== run A ==
==> flow/design.v <==
`timescale 1ns / 1ps
module IIR2nd#(
    parameter DW = 20,FW = 15
)(
    input clk,rst_n,en,
    input signed [DW-1:0] din,
    output logic signed[DW-1:0] dout,
    input [31:0]index
);
    localparam logic signed[DW-1:0] GAIN =41;
    function automatic logic signed[DW-1:0] DEN(input [31:0] i);
        case (i)
        32'd0:  DEN = -65446;
        32'd1:  DEN = -65421;
        32'd2:  DEN = -65381;
        32'd3:  DEN = -65325;
        32'd4:  DEN = -65252;
        32'd5:  DEN = -65163;
        32'd6:  DEN = -65058;
        32'd7:  DEN = -64938;
        32'd8:  DEN = -64801;
        32'd9:  DEN = -64648;
        32'd10: DEN = -64479;
        32'd11: DEN = -64294;
        32'd12: DEN = -64094;
        32'd13: DEN = -63877;
        32'd14: DEN = -63645;
        32'd15: DEN = -63397;
        32'd16: DEN = -63134;
        32'd17: DEN = -62855;
        32'd18: DEN = -62560;
        32'd19: DEN = -62250;
        default: DEN = 0;
        endcase
    endfunction
    localparam logic signed [DW-1:0] NUM0 = 32768, NUM1 = 0, NUM2 = -32768;
    wire signed [DW-1:0] n0;
    wire signed [DW-1:0] n1;
    wire signed [DW-1:0] n2;
    wire signed [DW-1:0] d1;
    wire signed [DW-1:0] d2;
    wire signed [DW-1:0] g ;
    assign    n0      = (NUM0);
    assign    n1     = (NUM1);
    assign    n2     = (NUM2);
    assign    d1     = (DEN(index));
    assign    d2     = (32686);
    assign    g      = (GAIN);
    logic signed [DW-1:0]   z1,z0;
    wire signed [DW-1:0] pn0;
    wire signed [DW-1:0] pn1;
    wire signed [DW-1:0] pn2;
    wire signed [DW-1:0] o ;
    wire signed [DW-1:0] pd1;
    wire signed [DW-1:0] pd2;
    assign        pn0    = 
    (((DW-FW)+(DW-FW)+(FW)+(FW))'(din)*((DW-FW)+(DW-FW)+(FW)+(FW))'(n0))>>>((FW)+(FW)-(FW));
    assign        pn1    = 
    (((DW-FW)+(DW-FW)+(FW)+(FW))'(din)*((DW-FW)+(DW-FW)+(FW)+(FW))'(n1))>>>((FW)+(FW)-(FW));
    assign        pn2    = 
    (((DW-FW)+(DW-FW)+(FW)+(FW))'(din)*((DW-FW)+(DW-FW)+(FW)+(FW))'(n2))>>>((FW)+(FW)-(FW));
    assign        o     =z0 + pn0;
    assign        pd1    = 
    (((DW-FW)+(DW-FW)+(FW)+(FW))'(o)*((DW-FW)+(DW-FW)+(FW)+(FW))'(d1))>>>((FW)+(FW)-(FW));
    assign        pd2    = 
    (((DW-FW)+(DW-FW)+(FW)+(FW))'(o)*((DW-FW)+(DW-FW)+(FW)+(FW))'(d2))>>>((FW)+(FW)-(FW));
    always_ff @( posedge clk ) begin 
        if(!rst_n) begin
            z0<=0; z1<=0;dout<=0;
        end else begin
            z0<=pn1 + z1 - pd1;
            z1<=pn2 - pd2;
            dout<=
    (((DW-FW)+(DW-FW)+(FW)+(FW))'(o)*((DW-FW)+(DW-FW)+(FW)+(FW))'(g))>>>((FW)+(FW)-(FW));
        end
    end
endmodule
module IIR#(
    parameter DW = 16,EW = 4
)(
    input clk,rst_n,en,
    input signed [DW-1:0] din,
    output logic signed [DW-1:0] dout,
    input [31:0]index,
    output logic signed [DW+EW-1:0] dout_W
    );
    localparam W = DW + EW;
    logic signed [W-1:0] din_W;
    assign din_W = din;
    assign dout = dout_W;
    IIR2nd #(W,DW-1)IIR2nd_inst(
    clk,rst_n,en, din_W, dout_W,index
        );
endmodule
`timescale 1ns / 1ps
module IIR_v#(
    parameter DW = 16,FW = 15
)(
    input clk,rst_n,en,
    input signed [DW-1:0] din,
    output wire signed [DW-1:0] dout,
    input [31:0]index,
    output wire signed [DW+FW-1:0] dout_W
    );
    IIR#(
        DW,FW
    )IIR_inst(
        clk,rst_n,en,din,dout,index,dout_W
    );
endmodule
export LEC_CHECK = 0
export ABC_AREA = 1
export CAP_MARGIN = 20
export CORE_ASPECT_RATIO = 0.5
export CORE_MARGIN = 2
export CORE_UTILIZATION = 67
export CTS_CLUSTER_DIAMETER = 346
export CTS_CLUSTER_SIZE = 100
export HOLD_SLACK_MARGIN = -0.03
export SLEW_MARGIN = 20
export TNS_END_PERCENT = 15
create_clock -name core_clock -period 13.5 [get_ports {clk}]
run.sh (not shown) runs the stock make flow with config.mk's settings and CLKGATE_MAP_FILE=.
The final layout from run A, which completed every stage, passed the timing, design-rule and antenna checks at the end of the flow.
> inputs changed (run A -> run B)
Settings: swapping 346 for 318 in CTS_CLUSTER_DIAMETER; swapping -0.03 for -0.07 in HOLD_SLACK_MARGIN; clearing CORE_ASPECT_RATIO, which used to be 0.5; swapping 2 for 10 in CORE_MARGIN; swapping 100 for 94 in CTS_CLUSTER_SIZE; swapping 67 for 59 in CORE_UTILIZATION; putting PLACE_DENSITY at 0.43 where nothing was set; putting SETUP_SLACK_MARGIN at -1.27 where nothing was set; swapping 15 for 20 in TNS_END_PERCENT.
Notes after the runs:
- Looking at the reports, run B completed the entire flow and the layout it produced met the timing, design-rule and antenna checks.
- On sequential share of layout area, run B and run A are neck and neck.
- Relative to run A, data required time of the worst path has gone down in run B.
- Run B vs run A — area of the chip rose 17000 sq um.
- met3 wire length shrinks by more than a quarter when moving from run A to run B.
The inputs of run C differ from those of run B as listed below.
Settings: a change of CORE_MARGIN from 10 to 2; a deleted ABC_AREA that had been 1; a deleted CTS_CLUSTER_SIZE that had been 94; a deleted TNS_END_PERCENT that had been 20; a change of CORE_UTILIZATION from 59 to 34; a deleted CTS_CLUSTER_DIAMETER that had been 318; a deleted HOLD_SLACK_MARGIN that had been -0.07; a deleted SETUP_SLACK_MARGIN that had been -1.27; a deleted PLACE_DENSITY that had been 0.43; a change of the clock period (ns, I/O delays scaled along) from 13.5 to 13.4.
==> results <==
Setup clock skew after layout (lower): run C. The synthesized cell count in run C sits about 16% below the value recorded for run B. Compared with run B, critical path depth in run C increased by a little under 10%. For run C, the critical path capture point was IIR_inst.IIR2nd_inst.z0[30]$_SDFF_PN0_, unlike run B, where it was IIR_inst.IIR2nd_inst.z0[25]$_SDFF_PN0_.
Edits applied to the flow inputs when going from run C to run D:
Settings: CORE_UTILIZATION changed from 34 to 65; MAX_ROUTING_LAYER newly set to met4; TNS_END_PERCENT newly set to 5; the clock period (ns, I/O delays scaled along) changed from 13.4 to 12.6.
Notes after the runs:
Summary of run C and run D: one run falls short of a clean finish, namely run D. The core of run D is more densely filled than that of run C. Comparing run D and run C, the higher worst reg2reg path depth is on run D. [compare] base=run C new=run D: overall fraction of global-route tracks in use shows an increase of 19 points; maximum fanout along the worst path shows an increase of 2.

== job 7382 ==
RTL: the design.v shown in full above, as it stands there.
clock: 7.43 ns
lec_check: 0
cap_margin: 20
core_margin: 2
core_utilization: 72
cts_cluster_size: 29
place_density_lb_addon: 0.0
setup_slack_margin: 1.84
slew_margin: 20
tns_end_percent: 5
The log for job 7382 ends in global routing (5_1_grt) with error GRT-0116, so the run never completed.
[inputs] job 4825 vs job 7382
Settings: removing SETUP_SLACK_MARGIN (formerly 1.84); removing PLACE_DENSITY_LB_ADDON (formerly 0.0); removing CTS_CLUSTER_SIZE (formerly 29); removing TNS_END_PERCENT (formerly 5); changing CORE_UTILIZATION from 72 to 40; changing the clock period (ns, I/O delays scaled along) from 7.43 to 13.5.
Notes after the runs:
Of job 7382 and job 4825, just one finished clean: job 4825. Job 7382 did not finish: a tool error stopped it during global routing (5_1_grt). Diff job 7382 -> job 4825: synthesized cell count barely changed, height of the chip grew by about 34%, number of distinct library cells after synthesis flat.
Here is what was changed in the inputs of job 2389 compared with job 4825.
Settings: the clock period (ns, I/O delays scaled along) now 13.4, was 13.5.
==> comparison <==
- Clock skew: job 2389 vs job 4825 — no meaningful difference
- Job 4825 -> job 2389: core utilization flat
- Re post-CTS setup repair buffer count: job 2389 is 1 down on job 4825.
- On aggregate global-route resource usage, job 4825 and job 2389 are neck and neck.
- ~same number of cells in the finished layout apart from fillers in job 4825 and job 2389
- Average wire per cell in the routed design ends up higher on job 4825.
- Transition time at the pin with the least slew margin: job 4825 and job 2389 compared, higher one is job 2389
- Sequential share of layout area: job 2389 vs job 4825, no meaningful difference
- Job 2389 ends up with a ratio of final minimum period to clock period that is 0.50 points higher than in job 4825.
Setup changes, job 2389 to job 8810
Settings: setting CTS_CLUSTER_SIZE to 48 for the first time; changing CORE_UTILIZATION from 40 to 72; setting PLACE_DENSITY_LB_ADDON to 0.22 for the first time; changing the clock period (ns, I/O delays scaled along) from 13.4 to 12.5.
--- outcome ---
- Pre-CTS setup slack, job 8810 and job 2389, lower one = job 8810.
- Looking at job 8810 and job 2389, the area fraction in full adders, half adders and majority gates is a wash.
- Job 8810: die height lower than job 2389
- Comparing job 8810 and job 2389, the lower number of post-CTS setup repair buffers is on job 2389.
- Lower pre-placement core utilization goes to job 2389 over job 8810.
- Going from job 2389 to job 8810, half-perimeter wire length after placement grows by about 14%.
- | total die area | job 8810 vs job 2389 | better |
- For job 8810, the flow was terminated by a tool error in global routing (5_1_grt) and produced no final design.
Modified inputs, job 799 compared to job 8810
Settings: CTS_CLUSTER_SIZE no longer set, was 48; SETUP_SLACK_MARGIN now 2.01, previously not set; PLACE_DENSITY_LB_ADDON now 0.01, was 0.22; the clock period (ns, I/O delays scaled along) now 6.95, was 12.5.
### Flow results
- Job 799 did not make it past clock tree synthesis (4_1_cts), where a tool error ended it.
- From job 8810 to job 799 the numbers moved as follows: area fraction in and, or, nand and nor cells after synthesis was more or less identical; detailed placer's ending HPWL went up by about 9%; full die area was more or less identical.
- Cell total after placement is lower on job 8810
- As far as register area share after synthesis goes, job 799 and job 8810 are indistinguishable; the numbers are identical.

== job 5903 ==
RTL: the design.v shown in full above, as it stands there.
Settings: LEC_CHECK=0, ABC_AREA=0, CAP_MARGIN=25, CORE_ASPECT_RATIO=0.91, CORE_MARGIN=2, CORE_UTILIZATION=21, CTS_CLUSTER_SIZE=85, GPL_ROUTABILITY_DRIVEN=1, GPL_TIMING_DRIVEN=1, MAX_ROUTING_LAYER=met4, PLACE_DENSITY_LB_ADDON=0.15, SETUP_SLACK_MARGIN=2.75, SLEW_MARGIN=20, TNS_END_PERCENT=95; clock period 9.25 ns.
The layout from job 5903, despite a flow that completed every stage, fails the layout checks, with the failing checks listed as setup timing.
For job 8348, these inputs were changed with respect to job 5903:
- TNS_END_PERCENT no longer set, was 95
- ABC_AREA now 1, was 0
- SETUP_SLACK_MARGIN now 4.19, was 2.75
- the clock period (ns, I/O delays scaled along) now 21.5, was 9.25
Notes after the runs:
- Comparing job 8348 and job 5903, the one run not ending clean was job 5903.
- Final checks on job 5903, whose flow otherwise completed, came back failing, citing setup timing.
- Relative to job 5903, fraction of the yosys area taken by sequential cells decreased by 0.25 points in job 8348.
- Delta (job 8348 minus job 5903): met2 capacity usage during global routing shows a reduction of 1.4 points, well tap count shows an increase of about 6.5%, wire length of the first global-routing pass shows an increase of about 1.6%.
--- input diff job 8348..job 3378 ---
- CORE_UTILIZATION changed from 21 to 64
- ABC_AREA removed (was 1)
- MAX_ROUTING_LAYER removed (was met4)
- CTS_CLUSTER_SIZE removed (was 85)
- CORE_ASPECT_RATIO removed (was 0.91)
- SETUP_SLACK_MARGIN removed (was 4.19)
- GPL_TIMING_DRIVEN removed (was 1)
- CAP_MARGIN changed from 25 to 20
- PLACE_DENSITY_LB_ADDON removed (was 0.15)
- GPL_ROUTABILITY_DRIVEN removed (was 1)
- the clock period (ns, I/O delays scaled along) changed from 21.5 to 17.4
--- outcome ---
- Job 3378 vs. job 8348: routed via count now sits lower; sequential share of layout area now sits higher; final estimated routing congestion in global placement now sits higher.
- Job 8348 reports its library cell contributing the largest single delay on the critical path as a21oi_1 while job 3378 reports a31oi_1.
- [compare] base=job 8348 new=job 3378: post-layout period usage of the worst path moved up, critical path depth now sits higher, first-iteration DRC count went up 249, synthesized area divided by synthesized cell count rose by about 12%.
Changes in job 9973 relative to job 3378:
- setting CTS_CLUSTER_SIZE to 99 for the first time
- setting CTS_CLUSTER_DIAMETER to 160 for the first time
- changing CORE_UTILIZATION from 64 to 72
- changing the clock period (ns, I/O delays scaled along) from 17.4 to 10.1
### Flow results
Between job 3378 and job 9973, the synthesized area figures differ only marginally. Detailed placement HPWL: job 9973 > job 3378. The flow ended early for job 9973: it failed with a tool error in global routing (5_1_grt). Diff job 3378 -> job 9973: number of H-tree levels about even, standard-cell row count fell 6, x dimension of the die fell 14 um.
The inputs of job 2615 differ from those of job 9973 as listed below.
- an added MAX_ROUTING_LAYER of met4
- a deleted CTS_CLUSTER_SIZE that had been 99
- an added TNS_END_PERCENT of 5
- a deleted CTS_CLUSTER_DIAMETER that had been 160
- a change of CAP_MARGIN from 20 to 15
- a change of the clock period (ns, I/O delays scaled along) from 10.1 to 12.6
Results
Between job 2615 and job 9973, it is job 2615 whose count of cells resized by post-cts repair is lower, by 67%. As far as number of buffers inserted by port buffering goes, job 2615 and job 9973 are indistinguishable; the numbers are identical. Relative to job 9973, standard cell area after detailed placement has decreased by 0.0012 mm2 in job 2615. Job 2615 ends up with lower final weighted congestion of routability-driven global placement than job 9973 does. Going from job 9973 to job 2615, post-placement cell count moved down, count of state elements after synthesis level. The flow completed for job 2615, but it is not clean: the layout still shows setup timing.
#### Input delta (job 5943 over job 2615)
- TNS_END_PERCENT no longer set, was 5
- CAP_MARGIN now 20, was 15
- MAX_ROUTING_LAYER no longer set, was met4
- CORE_UTILIZATION now 25, was 72
- the clock period (ns, I/O delays scaled along) now 17.4, was 12.6
### Flow results
- In summary, job 5943 completed successfully, with a layout that passed the timing, design-rule and antenna checks.
- Of job 5943 and job 2615, job 2615 shows the lower placement row count, with job 5943 above it.
- Number of fill cells delta for job 5943 relative to job 2615: 14183 higher
- Compared with job 2615, in job 5943 vertical die size saw an increase; initial cell density of the core saw a decrease; average wire length per cell after detail routing saw a decrease.
- As far as cell depth of the worst setup path goes, job 5943 and job 2615 are indistinguishable; the numbers are identical.
- What job 2615 reported for number of global-route vias before repair has to be multiplied by 0.800 to get the figure for job 5943.
